== build 94 ==
Design top, start of the top module:
module top(
    input wire clk,
    input wire reset,
    input wire [7:0] next_in,
    output wire [7:0] f
    );
Size in the first run: about 1300 cells after synthesis, ~140 flip-flops, roughly 18 I/O pins, roughly 12000 µm² of cells after synthesis.
Settings: LEC_CHECK=0, CAP_MARGIN=20, CELL_PAD_IN_SITES_DETAIL_PLACEMENT=1, CELL_PAD_IN_SITES_GLOBAL_PLACEMENT=1, CORE_ASPECT_RATIO=1.2, CORE_MARGIN=2, CORE_UTILIZATION=42, CTS_CLUSTER_DIAMETER=133, CTS_CLUSTER_SIZE=46, GPL_ROUTABILITY_DRIVEN=0, GPL_TIMING_DRIVEN=1, MAX_ROUTING_LAYER=met5, SLEW_MARGIN=20, TNS_END_PERCENT=20; clock period 10.0 ns.
run.sh (not shown) runs the stock make flow with config.mk's settings and CLKGATE_MAP_FILE=.
Complete run, failing final checks: build 94, reason negative setup slack.
Setup changes, build 94 to build 59
diff --git a/flow/config.mk b/flow/config.mk
--- a/flow/config.mk
+++ b/flow/config.mk
@@ -6,4 +6,5 @@
 export NUM_CORES = 4
 export LEC_CHECK = 0
+export ABC_AREA = 1
 export CAP_MARGIN = 20
 export CELL_PAD_IN_SITES_DETAIL_PLACEMENT = 1
@@ -13,8 +14,9 @@
 export CORE_UTILIZATION = 42
 export CTS_CLUSTER_DIAMETER = 133
-export CTS_CLUSTER_SIZE = 46
+export CTS_CLUSTER_SIZE = 75
 export GPL_ROUTABILITY_DRIVEN = 0
-export GPL_TIMING_DRIVEN = 1
-export MAX_ROUTING_LAYER = met5
+export GPL_TIMING_DRIVEN = 0
+export MAX_ROUTING_LAYER = met4
+export SETUP_SLACK_MARGIN = 1.59
 export SLEW_MARGIN = 20
-export TNS_END_PERCENT = 20
+export TNS_END_PERCENT = 75
Findings:
Build 59 completed every stage of the flow, and the final layout passed the timing, design-rule and antenna checks. Build 59 vs. build 94: combined area of all synthesized cells shows no meaningful change; number of placed instances with taps included moved up; cell count shows an increase of 16%. Compared with build 94, build 59 shows finished layout cell area that has gone up by a few percent. Main kind of combinational logic by area: simple AND/OR/NAND/NOR gates -> build 59, AND-OR/OR-AND gates -> build 94.
Changes in build 42 relative to build 59:
==> flow/config.mk <==
export PLATFORM = sky130hd
export DESIGN_NAME = top
export DESIGN_NICKNAME = top
export VERILOG_FILES = /design/flow/design.v
export SDC_FILE = /design/flow/constraint.sdc
export NUM_CORES = 4
export LEC_CHECK = 0
export CAP_MARGIN = 20
export CELL_PAD_IN_SITES_GLOBAL_PLACEMENT = 1
export CORE_MARGIN = 2
export CORE_UTILIZATION = 42
export CTS_CLUSTER_DIAMETER = 133
export CTS_CLUSTER_SIZE = 20
export SLEW_MARGIN = 20
Notes after the runs:
Final checks on build 42, whose flow otherwise completed, came back failing, citing negative setup slack. Diff build 59 -> build 42: xor/xnor share of the synthesized area went up 6.6 points, length of the first detailed-routing pass in iterations went up 7. Comparing build 42 with build 59, the clock latency at the later pin of the worst-skew pair came out essentially unchanged. Changes observed in build 42 relative to build 59: fraction of area in clock buffers and inverters held steady; power grew by 0.77%; proportion of total power due to net switching grew by 0.41 points; first-pass GRT wire length shrank by about 15%. Delta (build 42 minus build 59): final worst slack shrank by 2.08 ns; setup-violating endpoint count in the final report grew by 8; number of cells on the critical path shrank by 5.7%.

---

Setup of run A:
Starting RTL as in the previous note.
Design top, start of the top module:
module top(
    input wire clk,
    input wire reset,
    input wire [7:0] next_in,
    output wire [7:0] f
    );
clock: 7.7 ns
lec_check: 0
abc_area: 1
cap_margin: 20
cell_pad_in_sites_global_placement: 0
core_aspect_ratio: 0.92
core_margin: 2
core_utilization: 72
cts_cluster_diameter: 133
cts_cluster_size: 20
place_density_lb_addon: 0.29
slew_margin: 20
The log for run A ends in 4_1_cts with error DPL-0033, so the run never completed.
The inputs of run B differ from those of run A as listed below.
diff --git a/flow/config.mk b/flow/config.mk
--- a/flow/config.mk
+++ b/flow/config.mk
@@ -10,3 +10,2 @@
 export CELL_PAD_IN_SITES_GLOBAL_PLACEMENT = 0
-export CORE_ASPECT_RATIO = 0.92
 export CORE_MARGIN = 2
@@ -15,3 +14,5 @@
 export CTS_CLUSTER_SIZE = 20
-export PLACE_DENSITY_LB_ADDON = 0.29
+export MAX_ROUTING_LAYER = met4
+export PLACE_DENSITY_LB_ADDON = 0.01
+export SETUP_SLACK_MARGIN = 2.89
 export SLEW_MARGIN = 20
==> flow/constraint.sdc <==
create_clock -name core_clock -period 10.0 [get_ports {clk}]
set_input_delay 2.0000 -clock core_clock [delete_from_list [all_inputs] [get_ports {clk}]]
set_output_delay 2.0000 -clock core_clock [all_outputs]
set_load 0.01 [all_outputs]
[summary]
Between run B and run A, the core box area does not differ in any meaningful way. Looking at final estimated routing congestion in global placement, run B sits about 5% above run A. Status: count of cell types in the netlist parity (run B, run A). Post-synthesis instance area came out exactly the same in run B and run A. Diff run A -> run B: core utilization at floorplan went down 0.15 points, setup slack at placement rose 2.22 ns, HPWL after detailed placement shrank by 17%, die height went up 4.1%, share of synthesized area spent on multiplexers stayed essentially flat. Status: run B FAILED at 5_1_grt (tool error). The run showing the smaller standard-cell row count is run A. ~same area of the chip in run B and run A.
> inputs changed (run B -> run C)
==> flow/config.mk <==
export PLATFORM = sky130hd
export DESIGN_NAME = top
export DESIGN_NICKNAME = top
export VERILOG_FILES = /design/flow/design.v
export SDC_FILE = /design/flow/constraint.sdc
export NUM_CORES = 4
export LEC_CHECK = 0
export CAP_MARGIN = 20
export CELL_PAD_IN_SITES_GLOBAL_PLACEMENT = 0
export CORE_MARGIN = 2
export CORE_UTILIZATION = 67
export CTS_CLUSTER_DIAMETER = 133
export CTS_CLUSTER_SIZE = 20
export SLEW_MARGIN = 20
### Flow results
STATUS run=run C STAGES=ALL_DONE FINAL_CHECKS=FAILED CAUSE=negative setup slack
Post-synthesis share of cell area spent on full adders, half adders and majority gates delta (run B -> run C): insignificant
From run B to run C the numbers moved as follows: maximum number of buffers from clock root to sink ~0 delta; sequential element share of the synthesized area ~0 delta; number of standard cells reported by yosys -371; chip area in the Yosys report ~0 delta; starting utilization of the core area -5.6 points.
Die area, run C vs run B: up by a little under 10%
Input changes introduced in run D (baseline for comparison: run C):
diff --git a/flow/config.mk b/flow/config.mk
--- a/flow/config.mk
+++ b/flow/config.mk
@@ -7,8 +7,15 @@
 export LEC_CHECK = 0
+export ABC_AREA = 1
 export CAP_MARGIN = 20
-export CELL_PAD_IN_SITES_GLOBAL_PLACEMENT = 0
+export CELL_PAD_IN_SITES_DETAIL_PLACEMENT = 1
+export CELL_PAD_IN_SITES_GLOBAL_PLACEMENT = 1
+export CORE_ASPECT_RATIO = 1.2
 export CORE_MARGIN = 2
-export CORE_UTILIZATION = 67
+export CORE_UTILIZATION = 42
 export CTS_CLUSTER_DIAMETER = 133
-export CTS_CLUSTER_SIZE = 20
+export CTS_CLUSTER_SIZE = 46
+export GPL_ROUTABILITY_DRIVEN = 0
+export GPL_TIMING_DRIVEN = 0
+export MAX_ROUTING_LAYER = met4
 export SLEW_MARGIN = 20
+export TNS_END_PERCENT = 20
Results
- Run D closes out successfully: all stages finished, all timing, DRC and antenna checks passed.
- Minimum clock period after layout delta (run D − run C): favourable
- In the metrics for run D and run C, the one carrying the lower area share of and/or/nand/nor cells after synthesis is run C.
- Run D ended up with DP1.reg1.data[7] as its worst setup path endpoint; run C ended up with DP1.reg2.data[7].
- Max power across run D and run C: run D
- On number of instances on the worst hold path, the lower figure sits with run C, not run D.
- Looking at number of fillers in the final layout across run D and run C, the one that comes out higher is run D.
- For wire length of the first global-routing pass, dividing the value from run D by the value from run C gives 1.20.
- Initial antenna violation count for run D is lower than for run C.
- Run C → run D: number of optimization iterations in the first detailed-route pass lower; non-clock buffer count in the final layout lower; count of clock-buffer cells in the layout lower.

---

== run 1 ==
top again, from the RTL that the note above started with.
make LEC_CHECK=0 ABC_AREA=0 CAP_MARGIN=20 CORE_MARGIN=2 CORE_UTILIZATION=72 CTS_CLUSTER_DIAMETER=400 CTS_CLUSTER_SIZE=95 PLACE_DENSITY=0.8 SLEW_MARGIN=20 finish   # period 7.55 ns
Run 1: it failed during clock tree synthesis, and the tool reported DPL-0033.
What run 2 does differently from run 1 at the input level:
- a deleted ABC_AREA that had been 0
- a deleted CTS_CLUSTER_DIAMETER that had been 400
- a deleted CTS_CLUSTER_SIZE that had been 95
- a deleted PLACE_DENSITY that had been 0.8
- an added SETUP_SLACK_MARGIN of -0.41
- a change of the clock period (ns, I/O delays scaled along) from 7.55 to 5.33
Notes after the runs:
- As the logs show, run 2 stopped at global routing after a tool error, so it never reached the end of the flow.
- Re and-or/or-and share of the synthesized area: no difference whatsoever between run 2 and run 1.
- Mean instance size in the synthesized netlist came out exactly the same in run 2 and run 1.
- As far as die extent in x goes, run 2 and run 1 are indistinguishable; the numbers are identical.
- Run 2 ends up with a final weighted congestion of routability-driven global placement that is 0.91% lower than in run 1.
- Synthesized cell count: run 1 vs run 2 identical
Input changes introduced in run 3 (baseline for comparison: run 2):
- removing SETUP_SLACK_MARGIN (formerly -0.41)
- setting TNS_END_PERCENT to 10 for the first time
- setting PLACE_DENSITY_LB_ADDON to 0.02 for the first time
- setting ABC_AREA to 1 for the first time
- changing the clock period (ns, I/O delays scaled along) from 5.33 to 7.55
[summary]
Of the runs run 2 and run 3, none of them finished clean. Post-synthesis cell area across run 2 and run 3: no real change. Comparing run 2 with run 3, the synthesis area per yosys came out essentially unchanged. Between run 2 and run 3, the difference in die area is negligible. Estimated wirelength of the detail-placed design went down by a few percent going from run 2 to run 3.
What run 4 does differently from run 3 at the input level:
- PLACE_DENSITY_LB_ADDON no longer set, was 0.02
- ABC_AREA no longer set, was 1
- PLACE_DENSITY now 0.66, previously not set
- TNS_END_PERCENT no longer set, was 10
- the clock period (ns, I/O delays scaled along) now 10.4, was 7.55
### Flow results
Nothing crashed in run 4 and all stages finished; the problem is that the final layout failed, the offending checks being setup timing. Between run 4 and run 3, it is run 4 whose yosys stat cell total is lower, by 22%. Number of instances in the synthesized netlist: higher on run 3. Post-place instance area | run 4 below run 3. Run 4 against run 3: chip area in the Yosys report closely matched the old numbers, die area roughly the same.
Edits applied to the flow inputs when going from run 4 to run 5:
- ABC_AREA now 1, previously not set
- CTS_CLUSTER_SIZE now 15, previously not set
- the clock period (ns, I/O delays scaled along) now 9.09, was 10.4
[summary]
Diff run 4 -> run 5 | number of nets in the layout | up by more than 10%. The detailed-route wire length per cell reported for run 5 is smaller than that of run 4 by about 16%. Run 5 ran to completion and came out clean on the timing, design-rule and antenna checks. Relative to run 4, number of antenna violations at the first check in global routing has increased by 2 in run 5. Looking at termination of the worst setup path, the DP1.reg3.data[6]$_DFFE_PP0P_ result is from run 5; the DP1.reg1.data[7]$_DFFE_PP0P_ one comes from run 4. Number of cells in the finished layout apart from fillers went up by more than 10% going from run 4 to run 5. Run 5 ended with more global-route usage than run 4. First-iteration DRC count: run 5 lower than run 4. ~same initial core utilization in run 4 and run 5. Of run 4 and run 5, run 5 shows the higher worst setup slack, with run 4 below it. First-pass GRT wire length, run 4 and run 5, lower one = run 4.
### run 5 -> run 6
- clearing PLACE_DENSITY, which used to be 0.66
- swapping 72 for 40 in CORE_UTILIZATION
- clearing CTS_CLUSTER_SIZE, which used to be 15
- clearing ABC_AREA, which used to be 1
- swapping 9.09 for 12.0 in the clock period (ns, I/O delays scaled along)
==> comparison <==
- Run 6 completed every stage of the flow, and the final layout passed the timing, design-rule and antenna checks.
- Number of multi-input combinational cells in the layout (higher): run 5
- Combinational logic power: run 6 < run 5
- Power density over the cells: higher on run 5

---

top again, from the RTL that the note above started with.
make LEC_CHECK=0 ABC_AREA=1 CAP_MARGIN=20 CORE_MARGIN=2 CORE_UTILIZATION=72 CTS_CLUSTER_DIAMETER=400 CTS_CLUSTER_SIZE=95 PLACE_DENSITY=0.36 SETUP_SLACK_MARGIN=2.2 SLEW_MARGIN=20 TNS_END_PERCENT=10 finish   # period 7.55 ns
The baseline never finished: it broke off in global routing (5_1_grt) (GRT-0116).
Next try:
Settings changed: SETUP_SLACK_MARGIN 2.2 to default, TNS_END_PERCENT 10 to default.
What happened:
- The changed run aborted during global routing (5_1_grt)
- synthesized cell count is unchanged
- die size does not change
- area after synthesis is unchanged
Next try:
Settings changed: CTS_CLUSTER_DIAMETER 400 to default, CTS_CLUSTER_SIZE 95 to default, PLACE_DENSITY 0.36 to default, PLACE_DENSITY_LB_ADDON from default to 0.01, SETUP_SLACK_MARGIN from default to 0.11.
Clock period 7.55 ns to 9.06 ns, I/O delays scaled along.
Result:
- The new run completed with no timing, DRC or antenna violations
- synthesized area is unchanged
- die size does not change
- synthesized cell count stays the same
Next try:
Settings changed: CORE_UTILIZATION 72 to 66, CTS_CLUSTER_SIZE from default to 99, PLACE_DENSITY_LB_ADDON 0.01 to default, SETUP_SLACK_MARGIN 0.11 to default.
Clock period 9.06 ns to 6.43 ns, I/O delays scaled along.
After rerunning:
- The new run never finished: it broke off in global routing (5_1_grt) on GRT-0232
- synthesized area stays the same
- die size rises by 8.8%
- synthesized cell count stays the same

---

top again, from the RTL that the note above started with.
clock: 18.0 ns
lec_check: 0
abc_area: 1
cap_margin: 0
cell_pad_in_sites_detail_placement: 1
core_margin: 2
core_utilization: 49
cts_cluster_diameter: 96
cts_cluster_size: 75
gpl_routability_driven: 0
max_routing_layer: met4
min_routing_layer: met2
slew_margin: 30
tns_end_percent: 15
Then changed:
ABC_AREA = not set   (was 1)
CAP_MARGIN = 20   (was 0)
CELL_PAD_IN_SITES_DETAIL_PLACEMENT = not set   (was 1)
CORE_UTILIZATION = 65   (was 49)
CTS_CLUSTER_DIAMETER = not set   (was 96)
CTS_CLUSTER_SIZE = not set   (was 75)
GPL_ROUTABILITY_DRIVEN = not set   (was 0)
MAX_ROUTING_LAYER = not set   (was met4)
MIN_ROUTING_LAYER = not set   (was met2)
PLACE_DENSITY = 0.36   (was not set)
SLEW_MARGIN = 20   (was 30)
TNS_END_PERCENT = not set   (was 15)
clock period = 11.3 ns   (was 18.0 ns; I/O delays follow)
The changed run finished with timing, DRC and antenna clean. Synthesized cell count goes down by 22%. First-iteration DRC count drops by 67%. Area after synthesis stays flat. Cell area came out higher by 2.3%. Wire length drops by 24%. Maximum frequency came out lower by 4.2%. Power climbs by 54%. Core utilization went up by 19 points.
Then changed:
ABC_AREA = 1   (was not set)
CORE_UTILIZATION = 66   (was 65)
CTS_CLUSTER_SIZE = 15   (was not set)
PLACE_DENSITY = not set   (was 0.36)
clock period = 7.67 ns   (was 11.3 ns; I/O delays follow)
After rerunning: The changed run completed and failed the layout checks on setup timing. Die area came out lower by 1.4%. Power is higher by 54%. Register-to-register slack got worse by 1.4 ns. Maximum frequency grows by 25%. Worst hold slack degrades by 0.014 ns. Non-clock buffer count rises by 192. Clock-buffer cell count went up by 4. Worst setup slack got worse by 1.4 ns. Critical path depth goes up by 1. Global-route usage climbs by 9.7 points.

---

Starting RTL as in the previous note.
export LEC_CHECK = 0
export CAP_MARGIN = 20
export CELL_PAD_IN_SITES_GLOBAL_PLACEMENT = 1
export CORE_MARGIN = 2
export CORE_UTILIZATION = 72
export CTS_CLUSTER_DIAMETER = 54
export CTS_CLUSTER_SIZE = 61
export PLACE_DENSITY_LB_ADDON = 0.03
export SETUP_SLACK_MARGIN = 1.86
export SLEW_MARGIN = 20
create_clock -name core_clock -period 6.27 [get_ports {clk}]
The baseline failed in global placement without I/O (3_1_place_gp_skip_io), error FLW-0024.
==> next run, changes <==
Settings changed: ABC_AREA set to 1, CELL_PAD_IN_SITES_GLOBAL_PLACEMENT 1 to not set, CTS_CLUSTER_DIAMETER 54 to not set, CTS_CLUSTER_SIZE 61 to not set, PLACE_DENSITY_LB_ADDON 0.03 to not set, SETUP_SLACK_MARGIN 1.86 to not set.
Clock period 6.27 ns to 13.2 ns, I/O delays scaled along.
Effect: With this change the flow produced a clean layout. Area after synthesis hardly moves. Die size stays flat. Synthesized cell count rose by 29%.
==> next run, changes <==
Settings changed: ABC_AREA 1 to not set, CORE_UTILIZATION 72 to 58.
Clock period 13.2 ns to 6.43 ns, I/O delays scaled along.
After rerunning: This time the run finished but failed the layout checks on setup timing; die size increases by 23%; cell count decreases by 2.4%; area after synthesis stays flat.
==> next run, changes <==
Settings changed: CORE_UTILIZATION 58 to 40.
Clock period 6.43 ns to 11.6 ns, I/O delays scaled along.
This time the run went through all stages and came out clean. Count of clock-buffer cells in the layout grows by 1. Total power shrinks by 45%. Worst hold slack gets better by 0.016 ns. Global-route usage shrinks by 12 points. Synthesized area stays the same. Final cell count shrinks by 7.9%. Cell area shrinks by 16%. Non-clock buffer count shrinks by 259. Sequential share of layout area grows by 4.6 points.
Power and IR drop assume default switching activity.
